## JK
Design mem_ram, start of the top module:
module mem_ram (input clk, wren, 
                input [3:0] d11,input [3:0] d12,input [3:0] d13,input [3:0] d14,input [3:0] d15,input [3:0] d16,input [3:0] d17,input [3:0]d18,
					 input [3:0] d21,input [3:0] d22,input [3:0] d23,input [3:0] d24,input [3:0] d25,input [3:0] d26,input [3:0] d27,input [3:0]d28,
					 input [3:0] d31,input [3:0] d32,input [3:0] d33,input [3:0] d34,input [3:0] d35,input [3:0] d36,input [3:0] d37,input [3:0]d38,
					 input [3:0] d41,input [3:0] d42,input [3:0] d43,input [3:0] d44,input [3:0] d45,input [3:0] d46,input [3:0] d47,input [3:0]d48,
					 input [3:0] r1,input [3:0] r2,
					 input [3:0] r3,input [3:0] r4,
					 output [11:0] w_sum11,
					 output [11:0] w_sum12,
					 output [11:0] w_sum13,
					 output [11:0] w_sum14,
					 output [11:0] w_sum15,
					 output [11:0] w_sum16,
					 output [11:0] w_sum17,
					 output [11:0] w_sum18
					 );
For scale: roughly 2200 cells after synthesis, roughly 130 flip-flops, about 240 I/O pins, about 22000 um^2 of cells after synthesis.
Settings: LEC_CHECK=0, CAP_MARGIN=20, CORE_MARGIN=2, CORE_UTILIZATION=70, CTS_CLUSTER_SIZE=69, MAX_ROUTING_LAYER=met5, PLACE_DENSITY_LB_ADDON=0.26, SETUP_SLACK_MARGIN=-0.51, SLEW_MARGIN=40, TNS_END_PERCENT=55; clock period 6.54 ns.
run.sh (not shown) runs the stock make flow with config.mk's settings and CLKGATE_MAP_FILE=.
No final results exist for JK, since it was stopped by error GRT-0232 during global routing (5_1_grt).
Input-level comparison between PW and JK:
-- flow/config.mk --
<<< JK, line 10
export CORE_UTILIZATION = 70
export CTS_CLUSTER_SIZE = 69
export MAX_ROUTING_LAYER = met5
export PLACE_DENSITY_LB_ADDON = 0.26
export SETUP_SLACK_MARGIN = -0.51
export SLEW_MARGIN = 40
export TNS_END_PERCENT = 55
>>> PW, line 10
export CORE_UTILIZATION = 66
export SLEW_MARGIN = 20
==> flow/constraint.sdc <==
create_clock -name core_clock -period 6.6 [get_ports {clk}]
set_input_delay 1.3200 -clock core_clock [delete_from_list [all_inputs] [get_ports {clk}]]
set_output_delay 1.3200 -clock core_clock [all_outputs]
set_load 0.01 [all_outputs]
[summary]
- Completing all stages was not enough for PW: its layout failed the final checks because of setup timing.
- Changes observed in PW relative to JK: starting density of the core decreased 4.1 points; total instance count after detailed placement increased 1.8%; mean area per synthesized cell essentially unchanged; y dimension of the die increased 2.9%.
- Relative to JK, chip area increased by 5.9% in PW.
- Comparing PW and JK, the higher die outline width was measured on PW.

---

Setup of xenon:
Starting RTL as in the previous note.
make LEC_CHECK=0 ABC_AREA=1 CAP_MARGIN=20 CORE_MARGIN=2 CORE_UTILIZATION=72 CTS_CLUSTER_DIAMETER=183 CTS_CLUSTER_SIZE=99 PLACE_DENSITY=0.38 SLEW_MARGIN=20 TNS_END_PERCENT=15 finish   # period 5.79 ns
FAIL xenon @ global routing (5_1_grt): tool exited with error
#### Input delta (umber over xenon)
# xenon
export LEC_CHECK = 0
export ABC_AREA = 1
export CAP_MARGIN = 20
export CORE_MARGIN = 2
export CORE_UTILIZATION = 72
export CTS_CLUSTER_DIAMETER = 183
export CTS_CLUSTER_SIZE = 99
export PLACE_DENSITY = 0.38
export SLEW_MARGIN = 20
export TNS_END_PERCENT = 15
create_clock -name core_clock -period 5.79 [get_ports {clk}]
# umber
export LEC_CHECK = 0
export CAP_MARGIN = 20
export CORE_MARGIN = 2
export CORE_UTILIZATION = 40
export HOLD_SLACK_MARGIN = 0.07
export SLEW_MARGIN = 20
create_clock -name core_clock -period 5.6 [get_ports {clk}]
==> results <==
- Changes observed in umber relative to xenon: area fraction in full adders, half adders and majority gates moved up; die height increased by 31% relative to the old numbers; effective utilization at floorplan lower; xor/xnor cell area share of the yosys netlist went up 0.43 points; distinct cell type count after synthesis increased by 19 relative to the old numbers.
- Final checks on umber, whose flow otherwise completed, came back failing, citing setup timing.
- umber ended with more post-synthesis average cell area than xenon.
Input changes introduced in nickel (baseline for comparison: umber):
# umber
export LEC_CHECK = 0
export CAP_MARGIN = 20
export CORE_MARGIN = 2
export CORE_UTILIZATION = 40
export HOLD_SLACK_MARGIN = 0.07
export SLEW_MARGIN = 20
create_clock -name core_clock -period 5.6 [get_ports {clk}]
# nickel
export LEC_CHECK = 0
export CAP_MARGIN = 20
export CORE_MARGIN = 2
export CORE_UTILIZATION = 40
export HOLD_SLACK_MARGIN = 0.2
export MIN_ROUTING_LAYER = met2
export SLEW_MARGIN = 20
create_clock -name core_clock -period 10.0 [get_ports {clk}]
[summary]
- Per the final summary, nickel finished and its layout is clean on timing, DRC and antenna.
- Relative to umber, routed wire length per instance decreased by 1.3 um in nickel.
- Cmp umber and nickel / hold slack / lower: umber
- For the detailed-routing iteration count for the pre-antenna-repair pass, nickel came in 3 higher than umber did.
- The aggregate global-route resource usage in nickel was higher than what umber gave.
- [diff] global-route wire length before repair, nickel relative to umber: improvement
- Diff umber..nickel | number of enable-type register cells in the synthesized netlist | unchanged
- nickel ended up with met3 as its most used routing layer in global routing; umber ended up with met2.
- Run comparison: nickel highest-delay cell along the critical path sky130_fd_sc_hd__buf_2; umber highest-delay cell along the critical path sky130_fd_sc_hd__fa_2
- Summary — count of buffering cells on the critical path with inverters included, nickel relative to umber: lower, by 2.
- Delta (nickel minus umber): clock network area share picked up an extra 0.84 points; worst setup slack picked up an extra 1.64 ns.
Input changes introduced in lagoon (baseline for comparison: nickel):
# nickel
export LEC_CHECK = 0
export CAP_MARGIN = 20
export CORE_MARGIN = 2
export CORE_UTILIZATION = 40
export HOLD_SLACK_MARGIN = 0.2
export MIN_ROUTING_LAYER = met2
export SLEW_MARGIN = 20
create_clock -name core_clock -period 10.0 [get_ports {clk}]
# lagoon
export LEC_CHECK = 0
export ABC_AREA = 1
export CAP_MARGIN = 20
export CELL_PAD_IN_SITES_GLOBAL_PLACEMENT = 1
export CORE_ASPECT_RATIO = 0.5
export CORE_MARGIN = 7
export CORE_UTILIZATION = 40
export CTS_CLUSTER_DIAMETER = 288
export CTS_CLUSTER_SIZE = 98
export PLACE_DENSITY_LB_ADDON = 0.07
export SLEW_MARGIN = 20
export TNS_END_PERCENT = 5
create_clock -name core_clock -period 10.0 [get_ports {clk}]
==> results <==
- NOTE placeable core region nickel->lagoon increased by a few percent
- Cmp lagoon and nickel / via count / lower: lagoon
- nickel reports its busiest metal layer after global routing as met3 while lagoon reports met2.
- Both conditions hold for lagoon: the flow ran to the end and the final layout passed the timing, design-rule and antenna checks.
- nickel went all the way through the flow, and no timing, DRC or antenna check failed.
- lagoon reports a lower ratio of final minimum period to clock period than nickel does.
Inputs modified between lagoon and maple:
# lagoon
export LEC_CHECK = 0
export ABC_AREA = 1
export CAP_MARGIN = 20
export CELL_PAD_IN_SITES_GLOBAL_PLACEMENT = 1
export CORE_ASPECT_RATIO = 0.5
export CORE_MARGIN = 7
export CORE_UTILIZATION = 40
export CTS_CLUSTER_DIAMETER = 288
export CTS_CLUSTER_SIZE = 98
export PLACE_DENSITY_LB_ADDON = 0.07
export SLEW_MARGIN = 20
export TNS_END_PERCENT = 5
create_clock -name core_clock -period 10.0 [get_ports {clk}]
# maple
export LEC_CHECK = 0
export CAP_MARGIN = 20
export CORE_MARGIN = 2
export CORE_UTILIZATION = 57
export SLEW_MARGIN = 20
create_clock -name core_clock -period 5.35 [get_ports {clk}]
Notes after the runs:
maple finished all stages; however, its layout fails the closing checks, the failures being setup timing. Compared with lagoon, maple shows mean cell area of the mapped netlist that has gone up by more than 10%. Diff lagoon -> maple: worst hold path depth comparable; CTS buffer count held; met2 wirelength from detailed routing now sits higher.

---

mem_ram again, from the RTL that the note above started with.
Settings: LEC_CHECK=0, CAP_MARGIN=15, CORE_MARGIN=2, CORE_UTILIZATION=70, CTS_CLUSTER_DIAMETER=38, CTS_CLUSTER_SIZE=34, HOLD_SLACK_MARGIN=-0.1, SLEW_MARGIN=20; clock period 7.12 ns.
The baseline completed, yet does not pass: negative setup slack.
Edit:
Settings changed: CAP_MARGIN 15 to 20, CORE_UTILIZATION 70 to 17, CTS_CLUSTER_DIAMETER 38 to default, CTS_CLUSTER_SIZE 34 to default, HOLD_SLACK_MARGIN -0.1 to default.
Clock period 7.12 ns to 11.4 ns, I/O delays scaled along.
What happened: The new run went through all stages and came out clean. Sequential share of layout area goes up by 0.94 points. Non-clock buffer count went down by 221. Design area falls by 6.6%. Hold slack is better by 690 ps. Setup slack improved by 2100 ps. Clock-buffer cell count does not change. First-iteration DRC count drops by about 75%. Synthesized cell count does not change.
Edit:
Settings changed: ABC_AREA from default to 1, CORE_UTILIZATION 17 to 65, CTS_CLUSTER_SIZE from default to 99, TNS_END_PERCENT from default to 15.
Clock period 11.4 ns to 5.79 ns, I/O delays scaled along.
Outcome: The new run reached the layout checks and failed them: negative setup slack; wire length came out lower by 2.3%; die area came out lower by 72%; global-route usage came out higher by 26 points.
Edit:
Settings changed: CORE_UTILIZATION 65 to 72, CTS_CLUSTER_DIAMETER from default to 183, SETUP_SLACK_MARGIN from default to 1.49.
What happened: Now the flow stopped in global routing (5_1_grt) with GRT-0116. Die size shrinks by roughly a tenth. Synthesized area stays the same. Synthesized cell count stays the same.

---

yarrow:
mem_ram again, from the RTL that the note above started with.
clock: 6.67 ns
lec_check: 0
cap_margin: 0
core_margin: 2
core_utilization: 67
cts_cluster_size: 50
hold_slack_margin: -0.08
slew_margin: 20
yarrow: complete, dirty (setup timing)
## Diff of input files: sierra against yarrow
- swapping 67 for 72 in CORE_UTILIZATION
- putting PLACE_DENSITY at 0.67 where nothing was set
- putting SETUP_SLACK_MARGIN at -0.5 where nothing was set
## What came out
- sierra never completed; the flow aborted with a tool error in global routing.
- Summary — placer congestion estimate, sierra relative to yarrow: higher, by 3.7%.
- Half-perimeter wire length after placement on sierra is behind yarrow.
- Against yarrow as the reference, sierra delivers a lower die outline area.
- Summary of sierra over yarrow: number of rows in the core area went down, starting utilization of the core area +5.7 points, area of placed instances now smaller.
- Post-synthesis instance area came out exactly the same in yarrow and sierra.
- When the final numbers for yarrow and sierra were put side by side, the worst slack after detailed placement turned out to be smaller in sierra.
diff inputs: sierra => indigo
- PLACE_DENSITY: 0.67 -> unset
- HOLD_SLACK_MARGIN: -0.08 -> unset
- SETUP_SLACK_MARGIN: -0.5 -> unset
- CTS_CLUSTER_SIZE: 50 -> unset
- CAP_MARGIN: 0 -> 20
- CORE_UTILIZATION: 72 -> 71
- the clock period (ns, I/O delays scaled along): 6.67 -> 9.71
| number of sinks on the clock net | sierra vs indigo | ≈ equal |
Taking sierra as the reference, in indigo post-CTS resize count decreased by 615 relative to the old numbers, number of placement rows moved up.
As far as instance count of the mapped netlist goes, indigo and sierra are indistinguishable; the numbers are identical.
Every run in sierra and indigo closed cleanly, with the single exception of sierra.
sierra did not make it past global routing, where a tool error ended it.
Compared with sierra, indigo shows a area of the die that is 1.4% higher.
Chip area line of the yosys report essentially unchanged between indigo and sierra.
From indigo to sierra, number of cells in Yosys stat did not move at all.
Against sierra, area of the placeable core in indigo rose by a few percent.
#### Input delta (tundra over indigo)
- MAX_ROUTING_LAYER: unset -> met4
- CORE_UTILIZATION: 71 -> 61
- CTS_CLUSTER_SIZE: unset -> 75
- the clock period (ns, I/O delays scaled along): 9.71 -> 5.35
[summary]
Comparing tundra and indigo, the one run not ending clean was tundra. Although it ran to completion, tundra produced a layout that fails the final checks because of setup timing. Looking at count of clock-buffer cells in the layout, tundra sits 1 below indigo.
### tundra -> raven
- putting ABC_AREA at 1 where nothing was set
- swapping 61 for 71 in CORE_UTILIZATION
- clearing MAX_ROUTING_LAYER, which used to be met4
- swapping 75 for 99 in CTS_CLUSTER_SIZE
- swapping 5.35 for 11.4 in the clock period (ns, I/O delays scaled along)
Notes after the runs:
raven ended with every stage complete and zero timing, DRC or antenna violations.
Compared with tundra, raven shows fraction of the cycle the final worst path needs lower by 38 points.
Worst setup slack ended up 2.43 ns higher on raven than on tundra.
Going from tundra to raven, synthesized cell count grew by more than 10%.
Cell area after synthesis, tundra and raven: lower on tundra
Going from tundra to raven, portion of the post-synthesis area used by sequential elements went down 0.59 points; post-route cell area lower.
Post-CTS setup buffer count: raven < tundra
Lower count of plain and timing-repair buffers in the layout goes to raven over tundra.
Changes in violet relative to raven:
- removing ABC_AREA (formerly 1)
- removing CTS_CLUSTER_SIZE (formerly 99)
- changing CORE_UTILIZATION from 71 to 40
- changing the clock period (ns, I/O delays scaled along) from 11.4 to 10.0
==> comparison <==
- Every stage of the flow completed for violet, and the final layout passed the timing, design-rule and antenna checks.
- On sequential share of layout area, violet and raven are neck and neck.
- | width of the die | higher: violet |
- Share of synthesized area occupied by flip-flops and latches: violet > raven
- Looking at launch point of the critical path, the r3[3] result is from violet; the r3[1] one comes from raven.
- Against raven, violet reports a setup slack of the critical path after layout that is lower.
- Die span in y went up by more than a quarter going from raven to violet.
- Wire length sits higher in violet than in raven.
